==> job 6465 <==
==> flow/design.v <==
`timescale 1ns / 1ps
module DilatedCausal1DConv #(
    parameter integer DILATION_FACTOR = 2,
    parameter integer KERNEL_SIZE = 3,
    parameter integer INPUT_CHANNELS = 16,
    parameter integer OUTPUT_CHANNELS = 16
)(
    input clk,
    input reset,
    input wire [INPUT_CHANNELS*8-1:0] x,  
    output reg [OUTPUT_CHANNELS*8-1:0] y,  
    input h_write,
    input [7:0] h_index_channel,
    input [7:0] h_index_filter,
    input [7:0] h_value    
    );
    localparam integer TAPS = DILATION_FACTOR*(KERNEL_SIZE-1) + 1;
    reg signed [7:0] h [0:INPUT_CHANNELS*KERNEL_SIZE-1];        
    reg signed [7:0] x_delay [0:INPUT_CHANNELS*TAPS-1];          
    reg signed [15:0] mul [0:INPUT_CHANNELS*KERNEL_SIZE-1];
    reg signed [15:0] sum [0:OUTPUT_CHANNELS-1];
    integer i,j;
    always @(posedge clk or posedge reset) begin
        if(reset) begin
        for(i = 0; i <= INPUT_CHANNELS-1; i= i+1) begin
            for (j = 0; j <= (DILATION_FACTOR*(KERNEL_SIZE-1)); j = j + 1) begin
                x_delay[i*TAPS+j] <= 8'sh0;
            end           
        end
    end
        else begin
        for(i = 0; i <= INPUT_CHANNELS-1; i= i+1) begin
            for(j=(DILATION_FACTOR*(KERNEL_SIZE-1)); j>0; j=j-1) begin
                x_delay[i*TAPS+j] <= x_delay[i*TAPS+j-1];
            end
            x_delay[i*TAPS] <= x[i*8 +: 8];
        end
    end
end
    always @ (posedge clk or posedge reset) begin  
        if(reset) begin
            for(i = 0; i <= INPUT_CHANNELS-1; i= i+1) begin
                for(j=0; j<KERNEL_SIZE; j=j+1) begin
                    h[i*KERNEL_SIZE+j] <= 8'd1 + j;
                end
            end
        end
        else begin
            for(i = 0; i <= INPUT_CHANNELS-1; i= i+1) begin
                for(j=0; j<KERNEL_SIZE; j=j+1) begin
                    if(h_write == 1 && h_index_channel == i && h_index_filter == j) begin
                        h[i*KERNEL_SIZE+j] <= h_value;
                    end
                end
            end
        end
    end    
always @(*) begin
    for(i = 0; i <= INPUT_CHANNELS-1; i= i+1) begin
        sum[i] = 0;
        for (j = 0; j < KERNEL_SIZE; j = j + 1) begin
            sum[i] = sum[i] + mul[i*KERNEL_SIZE+j];
        end
     end
end
always @(*) begin
    for(i = 0; i <= INPUT_CHANNELS-1; i= i+1) begin
        for(j=0; j< KERNEL_SIZE; j = j + 1) begin
            mul[i*KERNEL_SIZE+j] = x_delay[i*TAPS+DILATION_FACTOR * j] * h[i*KERNEL_SIZE+j];
        end
    end
end
always @(posedge clk or posedge reset) begin
    if (reset) begin
        for(i = 0; i <= OUTPUT_CHANNELS-1; i= i+1) begin
            y[i*8 +: 8] <= 8'sh0;
        end
    end
    else begin
        for(i = 0; i <= OUTPUT_CHANNELS-1; i= i+1) begin
            if(sum[i] >= 127) begin
                y[i*8 +: 8] <= 8'd127;
            end
            else if(sum[i] <=-128) begin
                y[i*8 +: 8] <= -8'd128;
            end
            else begin
                y[i*8 +: 8] <= sum[i][7:0];
            end
        end    
    end
end
endmodule
==> flow/run.sh <==
#!/bin/bash
# the make line also repeats each setting of config.mk as NAME=value (left out here)
make -C /OpenROAD-flow-scripts/flow DESIGN_CONFIG=/design/flow/config.mk WORK_HOME=/design/flow/orfs CLKGATE_MAP_FILE= finish
==> flow/config.mk <==
export PLATFORM = sky130hd
export DESIGN_NAME = DilatedCausal1DConv
export DESIGN_NICKNAME = DilatedCausal1DConv
export VERILOG_FILES = /design/flow/design.v
export SDC_FILE = /design/flow/constraint.sdc
export NUM_CORES = 4
export LEC_CHECK = 0
export ABC_AREA = 0
export CAP_MARGIN = 0
export CORE_ASPECT_RATIO = 0.61
export CORE_MARGIN = 9
export CORE_UTILIZATION = 54
export CTS_CLUSTER_DIAMETER = 44
export CTS_CLUSTER_SIZE = 28
export MAX_ROUTING_LAYER = met5
export MIN_ROUTING_LAYER = met1
export PLACE_DENSITY_LB_ADDON = 0.09
export SETUP_SLACK_MARGIN = 1.81
export SLEW_MARGIN = 20
==> flow/constraint.sdc <==
create_clock -name core_clock -period 10.7 [get_ports {clk}]
set_input_delay 2.1400 -clock core_clock [delete_from_list [all_inputs] [get_ports {clk}]]
set_output_delay 2.1400 -clock core_clock [all_outputs]
set_load 0.01 [all_outputs]
==> inputs of job 119, as changes to job 6465 <==
==> flow/config.mk (replaced) <==
export PLATFORM = sky130hd
export DESIGN_NAME = DilatedCausal1DConv
export DESIGN_NICKNAME = DilatedCausal1DConv
export VERILOG_FILES = /design/flow/design.v
export SDC_FILE = /design/flow/constraint.sdc
export NUM_CORES = 4
export LEC_CHECK = 0
export CAP_MARGIN = 20
export CELL_PAD_IN_SITES_DETAIL_PLACEMENT = 1
export CELL_PAD_IN_SITES_GLOBAL_PLACEMENT = 0
export CORE_MARGIN = 2
export CORE_UTILIZATION = 19
export GPL_TIMING_DRIVEN = 0
export HOLD_SLACK_MARGIN = 0.0
export PLACE_DENSITY_LB_ADDON = 0.19
export SETUP_SLACK_MARGIN = 1.52
export SLEW_MARGIN = 15
==> flow/constraint.sdc (replaced) <==
create_clock -name core_clock -period 5.17 [get_ports {clk}]
set_input_delay 1.0340 -clock core_clock [delete_from_list [all_inputs] [get_ports {clk}]]
set_output_delay 1.0340 -clock core_clock [all_outputs]
set_load 0.01 [all_outputs]
==> inputs of job 9636, as changes to job 6465 <==
==> flow/config.mk (replaced) <==
export PLATFORM = sky130hd
export DESIGN_NAME = DilatedCausal1DConv
export DESIGN_NICKNAME = DilatedCausal1DConv
export VERILOG_FILES = /design/flow/design.v
export SDC_FILE = /design/flow/constraint.sdc
export NUM_CORES = 4
export LEC_CHECK = 0
export CAP_MARGIN = 20
export CORE_MARGIN = 2
export CORE_UTILIZATION = 40
export GPL_TIMING_DRIVEN = 0
export SLEW_MARGIN = 20
export TNS_END_PERCENT = 55
==> flow/constraint.sdc (replaced) <==
create_clock -name core_clock -period 5.24 [get_ports {clk}]
set_input_delay 1.0480 -clock core_clock [delete_from_list [all_inputs] [get_ports {clk}]]
set_output_delay 1.0480 -clock core_clock [all_outputs]
set_load 0.01 [all_outputs]
==> inputs of job 6993, as changes to job 6465 <==
==> flow/config.mk (replaced) <==
export PLATFORM = sky130hd
export DESIGN_NAME = DilatedCausal1DConv
export DESIGN_NICKNAME = DilatedCausal1DConv
export VERILOG_FILES = /design/flow/design.v
export SDC_FILE = /design/flow/constraint.sdc
export NUM_CORES = 4
export LEC_CHECK = 0
export ABC_AREA = 0
export CAP_MARGIN = 20
export CORE_MARGIN = 2
export CORE_UTILIZATION = 72
export CTS_CLUSTER_DIAMETER = 397
export CTS_CLUSTER_SIZE = 13
export HOLD_SLACK_MARGIN = -0.09
export PLACE_DENSITY = 0.4
export SETUP_SLACK_MARGIN = 1.14
export SLEW_MARGIN = 20
==> flow/constraint.sdc (replaced) <==
create_clock -name core_clock -period 3.86 [get_ports {clk}]
set_input_delay 0.7720 -clock core_clock [delete_from_list [all_inputs] [get_ports {clk}]]
set_output_delay 0.7720 -clock core_clock [all_outputs]
set_load 0.01 [all_outputs]
==> summary of the runs <==
- In flip-flop count, job 6993 and job 9636 do not differ.
- Between job 119 and job 6465, the lower clock power is in job 6465 (gap 100%, measured against job 6465).
- Via count: job 9636 is smaller than job 6993 (about 12%).
- Routed wire length, lowest first: job 6465, job 9636, job 6993, job 119.
- Cell area: job 6465 is smaller than job 9636 (about 7%).
- Against job 119, the first-iteration DRC count of job 9636 is larger by 50%.
- The lowest global-route usage belongs to job 119, the highest to job 6993.
- In job 6993 the utilization is higher than in job 9636, by 40 points.
- Synthesized cell count is the same in job 6465 and job 6993.
- Job 119 ran to the end with violations: setup timing. Job 9636 completed and failed the layout checks on setup timing. Job 6465 completed with no timing, DRC or antenna violations. Job 6993 completed and failed the layout checks on setup timing.
- Die size, lowest first: job 6993, job 6465, job 9636, job 119.

==> trial 87: inputs <==
Starts from the design.v that is shown in full above.
Settings: LEC_CHECK=0, ABC_AREA=0, CAP_MARGIN=5, CORE_ASPECT_RATIO=0.61, CORE_MARGIN=4, CORE_UTILIZATION=54, CTS_CLUSTER_DIAMETER=44, CTS_CLUSTER_SIZE=37, MAX_ROUTING_LAYER=met4, PLACE_DENSITY_LB_ADDON=0.06, SETUP_SLACK_MARGIN=1.81, SLEW_MARGIN=20; clock period 10.7 ns.
run.sh (not shown) runs the stock make flow with config.mk's settings and CLKGATE_MAP_FILE=.
==> build 24: changes against trial 87 <==
==> flow/config.mk (replaced) <==
export PLATFORM = sky130hd
export DESIGN_NAME = DilatedCausal1DConv
export DESIGN_NICKNAME = DilatedCausal1DConv
export VERILOG_FILES = /design/flow/design.v
export SDC_FILE = /design/flow/constraint.sdc
export NUM_CORES = 4
export LEC_CHECK = 0
export CAP_MARGIN = 10
export CELL_PAD_IN_SITES_DETAIL_PLACEMENT = 0
export CORE_MARGIN = 2
export CORE_UTILIZATION = 59
export CTS_CLUSTER_SIZE = 90
export GPL_TIMING_DRIVEN = 1
export MAX_ROUTING_LAYER = met5
export MIN_ROUTING_LAYER = met2
export PLACE_DENSITY_LB_ADDON = 0.16
export SETUP_SLACK_MARGIN = -0.27
export SLEW_MARGIN = 20
==> flow/constraint.sdc (replaced) <==
create_clock -name core_clock -period 11.0 [get_ports {clk}]
set_input_delay 2.2000 -clock core_clock [delete_from_list [all_inputs] [get_ports {clk}]]
set_output_delay 2.2000 -clock core_clock [all_outputs]
set_load 0.01 [all_outputs]
==> trial 33: changes against trial 87 <==
--- a/flow/config.mk
+++ b/flow/config.mk
@@ -6,13 +6,13 @@
 export NUM_CORES = 4
 export LEC_CHECK = 0
 export ABC_AREA = 0
-export CAP_MARGIN = 5
-export CORE_ASPECT_RATIO = 0.61
+export CAP_MARGIN = 35
+export CORE_ASPECT_RATIO = 1.67
 export CORE_MARGIN = 4
 export CORE_UTILIZATION = 54
 export CTS_CLUSTER_DIAMETER = 44
 export CTS_CLUSTER_SIZE = 37
-export MAX_ROUTING_LAYER = met4
+export MAX_ROUTING_LAYER = met5
 export PLACE_DENSITY_LB_ADDON = 0.06
 export SETUP_SLACK_MARGIN = 1.81
 export SLEW_MARGIN = 20
==> flow/constraint.sdc (replaced) <==
create_clock -name core_clock -period 10.0 [get_ports {clk}]
set_input_delay 2.0000 -clock core_clock [delete_from_list [all_inputs] [get_ports {clk}]]
set_output_delay 2.0000 -clock core_clock [all_outputs]
set_load 0.01 [all_outputs]
==> summary of the runs <==
The lowest clock-buffer cell count belongs to build 24, the highest to trial 87. Synthesized area is the same in trial 33 and trial 87. Synthesized cell count is the same in build 24 and trial 33. Between trial 33 and build 24, the lower combinational power is in build 24 (gap 7.5%, measured against build 24). Register-to-register slack, highest first: build 24, trial 87, trial 33. Non-clock buffer count: trial 87 is lower than trial 33 (18). Worst hold slack, highest first: build 24, trial 87, trial 33.

==> inputs of run a <==
// DilatedCausal1DConv: RTL as listed in full above, without the edits since
make LEC_CHECK=0 ABC_AREA=0 CAP_MARGIN=35 CORE_ASPECT_RATIO=1.03 CORE_MARGIN=2 CORE_UTILIZATION=72 CTS_CLUSTER_DIAMETER=267 CTS_CLUSTER_SIZE=37 MAX_ROUTING_LAYER=met5 PLACE_DENSITY=0.95 SETUP_SLACK_MARGIN=-0.42 SLEW_MARGIN=20 finish   # period 6.14 ns
==> run b (differences from run a) <==
==> flow/config.mk (replaced) <==
export PLATFORM = sky130hd
export DESIGN_NAME = DilatedCausal1DConv
export DESIGN_NICKNAME = DilatedCausal1DConv
export VERILOG_FILES = /design/flow/design.v
export SDC_FILE = /design/flow/constraint.sdc
export NUM_CORES = 4
export LEC_CHECK = 0
export CAP_MARGIN = 20
export CORE_MARGIN = 2
export CORE_UTILIZATION = 40
export SLEW_MARGIN = 20
==> flow/constraint.sdc (replaced) <==
create_clock -name core_clock -period 6.95 [get_ports {clk}]
set_input_delay 1.3900 -clock core_clock [delete_from_list [all_inputs] [get_ports {clk}]]
set_output_delay 1.3900 -clock core_clock [all_outputs]
set_load 0.01 [all_outputs]
==> notes <==
- Run a ended with an error in 5_1_grt (GRT-0116). Run b went through all stages and came out clean.
- In area after synthesis, run b and run a do not differ.
- In synthesized cell count, run b and run a do not differ.
- Die size: run b is higher than run a (about 80%).

==> job 5032: inputs <==
RTL: the design.v shown in full above, as it stands there.
export LEC_CHECK = 0
export CAP_MARGIN = 20
export CORE_MARGIN = 2
export CORE_UTILIZATION = 72
export CTS_CLUSTER_SIZE = 13
export SLEW_MARGIN = 20
create_clock -name core_clock -period 6.55 [get_ports {clk}]
==> inputs of job 5235, as changes to job 5032 <==
- ABC_AREA: not set -> 0
- CAP_MARGIN: 20 -> 15
- CORE_ASPECT_RATIO: not set -> 1.17
- CTS_CLUSTER_DIAMETER: not set -> 44
- CTS_CLUSTER_SIZE: 13 -> 37
- MAX_ROUTING_LAYER: not set -> met5
- PLACE_DENSITY_LB_ADDON: not set -> 0.18
- SETUP_SLACK_MARGIN: not set -> 1.81
- TNS_END_PERCENT: not set -> 70
==> flow/constraint.sdc (replaced) <==
create_clock -name core_clock -period 6.23 [get_ports {clk}]
set_input_delay 1.2460 -clock core_clock [delete_from_list [all_inputs] [get_ports {clk}]]
set_output_delay 1.2460 -clock core_clock [all_outputs]
set_load 0.01 [all_outputs]
==> inputs of job 4798, as changes to job 5032 <==
- ABC_AREA: not set -> 0
- CAP_MARGIN: 20 -> 35
- CORE_ASPECT_RATIO: not set -> 1.17
- CTS_CLUSTER_DIAMETER: not set -> 44
- CTS_CLUSTER_SIZE: 13 -> 37
- HOLD_SLACK_MARGIN: not set -> 0.29
- MAX_ROUTING_LAYER: not set -> met5
- PLACE_DENSITY: not set -> 0.35
- SETUP_SLACK_MARGIN: not set -> 1.81
- TNS_END_PERCENT: not set -> 70
==> flow/constraint.sdc (replaced) <==
create_clock -name core_clock -period 6.23 [get_ports {clk}]
set_input_delay 1.2460 -clock core_clock [delete_from_list [all_inputs] [get_ports {clk}]]
set_output_delay 1.2460 -clock core_clock [all_outputs]
set_load 0.01 [all_outputs]
==> comparison table <==
Cell internal power dissipation: job 5235 18.50 mW; job 4798 18.22 mW; job 5032 16.21 mW
Count of standard-cell rows: job 5235 186; job 4798 186; job 5032 172
Launch point of the worst reg-to-reg path: job 5235 x_delay[25][1]; job 4798 x_delay[45][3]; job 5032 h[24][0]
Area growth from synthesis to final layout: job 5235 22.45%; job 4798 22.25%; job 5032 18.68%
HPWL after DPL: job 5235 332.2 mm; job 4798 339.0 mm; job 5032 326.9 mm
Post-CTS setup buffer count: job 5235 195; job 4798 227; job 5032 162
Final routed wirelength across all metal layers: job 5235 515.1 mm; job 4798 461.0 mm; job 5032 427.3 mm
Finished Core Util: job 5235 88.77%; job 4798 88.62%; job 5032 86.03%
Slew at the pin closest to its max-slew limit: job 5235 1.401 ns; job 4798 0.9749 ns; job 5032 1.266 ns
Cells on worst reg2reg path: job 5235 22; job 4798 22; job 5032 23
Final period demand of the worst path: job 5235 7.365 ns; job 4798 7.082 ns; job 5032 6.922 ns
Tool warnings: job 5235 78; job 4798 84; job 5032 88
Critical path capture point: job 5235 y[40]; job 4798 y[74]; job 5032 y[69]
Hold_sp: job 5235 x_delay[73][7]; job 4798 x_delay[36][1]; job 5032 x_delay[36][6]
Setup skew after layout: job 5235 0.06274 ns; job 4798 0.05206 ns; job 5032 0.02154 ns
Count of cell instances traversed by the critical path: job 5235 22; job 4798 22; job 5032 23
Portion of the layout cell area used by clock cells: job 5235 3.616%; job 4798 3.592%; job 5032 2.814%
Switching power share of the total: job 5235 33.43%; job 4798 33.58%; job 5032 31.37%
Result of the run: job 5235 failed layout checks; job 4798 failed layout checks; job 5032 failed layout checks
Layout check failures: job 5235 negative setup slack; job 4798 negative setup slack; job 5032 negative setup slack
Combinational gate area: job 5235 0.1194 sq mm; job 4798 0.1193 sq mm; job 5032 0.1197 sq mm
PnR worst setup slack: job 5235 -1.135 ns; job 4798 -0.8516 ns; job 5032 -0.3721 ns
Final cell count without fillers: job 5235 20820; job 4798 20790; job 5032 20150
Worst Hold Slack: job 5235 0.3431 ns; job 4798 0.3224 ns; job 5032 0.3384 ns
No activity file was given, so power comes from the tool's default toggle rates.
